==> flow/design.v (excerpt) <==
module top(
  input clk,
  input rst_n,
  input din_rx,
  output dout_tx_s1,
  output dout_tx_s2,
  output [31:0] addr_tx_s1,
  output [31:0] addr_tx_s2
    );
Size: about 2000 cells after synthesis, roughly 480 flip-flops, about 69 I/O pins, roughly 0.018 sq mm of cells after synthesis.
Settings: LEC_CHECK=0, CAP_MARGIN=20, CORE_MARGIN=2, CORE_UTILIZATION=54, CTS_CLUSTER_DIAMETER=392, GPL_TIMING_DRIVEN=1, HOLD_SLACK_MARGIN=0.14, MAX_ROUTING_LAYER=met4, MIN_ROUTING_LAYER=met2, SETUP_SLACK_MARGIN=-0.08, SLEW_MARGIN=20; clock period 1.07 ns.
run.sh (not shown) runs the stock make flow with config.mk's settings and CLKGATE_MAP_FILE=.
The baseline ran to the end with violations: negative setup slack.
Edit:
Settings changed: ABC_AREA set to 1, CORE_UTILIZATION 54 to 60, CTS_CLUSTER_DIAMETER 392 to unset, GPL_TIMING_DRIVEN 1 to unset, HOLD_SLACK_MARGIN 0.14 to unset, MAX_ROUTING_LAYER met4 to unset, MIN_ROUTING_LAYER met2 to unset, PLACE_DENSITY set to 0.6, SETUP_SLACK_MARGIN -0.08 to unset.
Clock period 1.07 ns to 3.45 ns, I/O delays scaled along.
The changed run finished clean.
Core utilization decreases by 7.8 points.
Global-route usage decreases by 19 points.
Total power decreases by 69%.
Edit:
Settings changed: ABC_AREA 1 to unset, CORE_UTILIZATION 60 to 70, CTS_CLUSTER_SIZE set to 35, PLACE_DENSITY 0.6 to unset, SETUP_SLACK_MARGIN set to 0.26.
Clock period 3.45 ns to 4.03 ns, I/O delays scaled along.
Routed wire length goes down by about 17%.
Non-clock buffer count goes down by 28.
Maximum frequency goes down by about 4%.
Setup slack gains 0.45 ns.
Count of clock-buffer cells in the layout came out lower by 9.
Final cell count fell by about 26%.


Starting RTL as in the previous note.
clock: 5.6 ns
lec_check: 0
cap_margin: 5
cell_pad_in_sites_detail_placement: 0
core_margin: 10
core_utilization: 72
cts_cluster_diameter: 346
gpl_routability_driven: 0
hold_slack_margin: -0.08
place_density_lb_addon: 0.26
setup_slack_margin: 1.31
slew_margin: 15
Edit:
ABC_AREA = 1   (was not set)
CELL_PAD_IN_SITES_DETAIL_PLACEMENT = not set   (was 0)
CELL_PAD_IN_SITES_GLOBAL_PLACEMENT = 3   (was not set)
CORE_MARGIN = 2   (was 10)
CORE_UTILIZATION = 40   (was 72)
CTS_CLUSTER_DIAMETER = not set   (was 346)
HOLD_SLACK_MARGIN = not set   (was -0.08)
MIN_ROUTING_LAYER = met2   (was not set)
PLACE_DENSITY = 0.93   (was not set)
PLACE_DENSITY_LB_ADDON = not set   (was 0.26)
SETUP_SLACK_MARGIN = not set   (was 1.31)
SLEW_MARGIN = 20   (was 15)
clock period = 5.0 ns   (was 5.6 ns; I/O delays follow)
With this change the flow completed and failed the layout checks on design-rule violations. Non-clock buffer count went up by 3. Cell area went up by roughly a tenth. Clock-buffer cell count went up by 12. Setup slack loses 710 ps. Routed wire length went up by well over a third. Combinational power went up by well over a third. Final cell count went up by well over a third.
Edit:
ABC_AREA = not set   (was 1)
CAP_MARGIN = 20   (was 5)
CELL_PAD_IN_SITES_GLOBAL_PLACEMENT = not set   (was 3)
GPL_ROUTABILITY_DRIVEN = not set   (was 0)
MIN_ROUTING_LAYER = not set   (was met2)
PLACE_DENSITY = 0.6   (was 0.93)
clock period = 4.09 ns   (was 5.0 ns; I/O delays follow)
This time the run produced a clean layout.
Sequential power rises by 22%.
Utilization rises by 0.68 points.
Via count falls by 42%.
Global-route usage falls by 15 points.
Power rises by 16%.
Synthesized cell count falls by 26%.
Maximum frequency rises by 9.9%.
Routed wire length falls by 27%.
Count of clock-buffer cells in the layout falls by 7.
Clock power rises by 13%.
Edit:
CORE_UTILIZATION = 72   (was 40)
CTS_CLUSTER_DIAMETER = 45   (was not set)
CTS_CLUSTER_SIZE = 72   (was not set)
PLACE_DENSITY = not set   (was 0.6)
PLACE_DENSITY_LB_ADDON = 0.01   (was not set)
SETUP_SLACK_MARGIN = 0.84   (was not set)
clock period = 3.26 ns   (was 4.09 ns; I/O delays follow)
Outcome:
- worst setup slack got worse by 250 ps
- utilization rises by 38 points
- wire length stays flat
- die area falls by well over a third
- cell area is about the same
- synthesized cell count is unchanged
- maximum frequency rises by about a fifth
- sequential power rises by a quarter to a third
- power rises by about a fifth
Edit:
CORE_UTILIZATION = 68   (was 72)
CTS_CLUSTER_DIAMETER = not set   (was 45)
CTS_CLUSTER_SIZE = not set   (was 72)
PLACE_DENSITY = 0.6   (was not set)
PLACE_DENSITY_LB_ADDON = not set   (was 0.01)
SETUP_SLACK_MARGIN = not set   (was 0.84)
clock period = 3.42 ns   (was 3.26 ns; I/O delays follow)
Final cell count barely changes. Sequential power is lower by 4.6%. Total power is lower by 1.4%. First-iteration DRC count is lower by 9.6%. Critical path depth is lower by 1. Via count is lower by 1.9%.
Power and IR drop assume default switching activity.
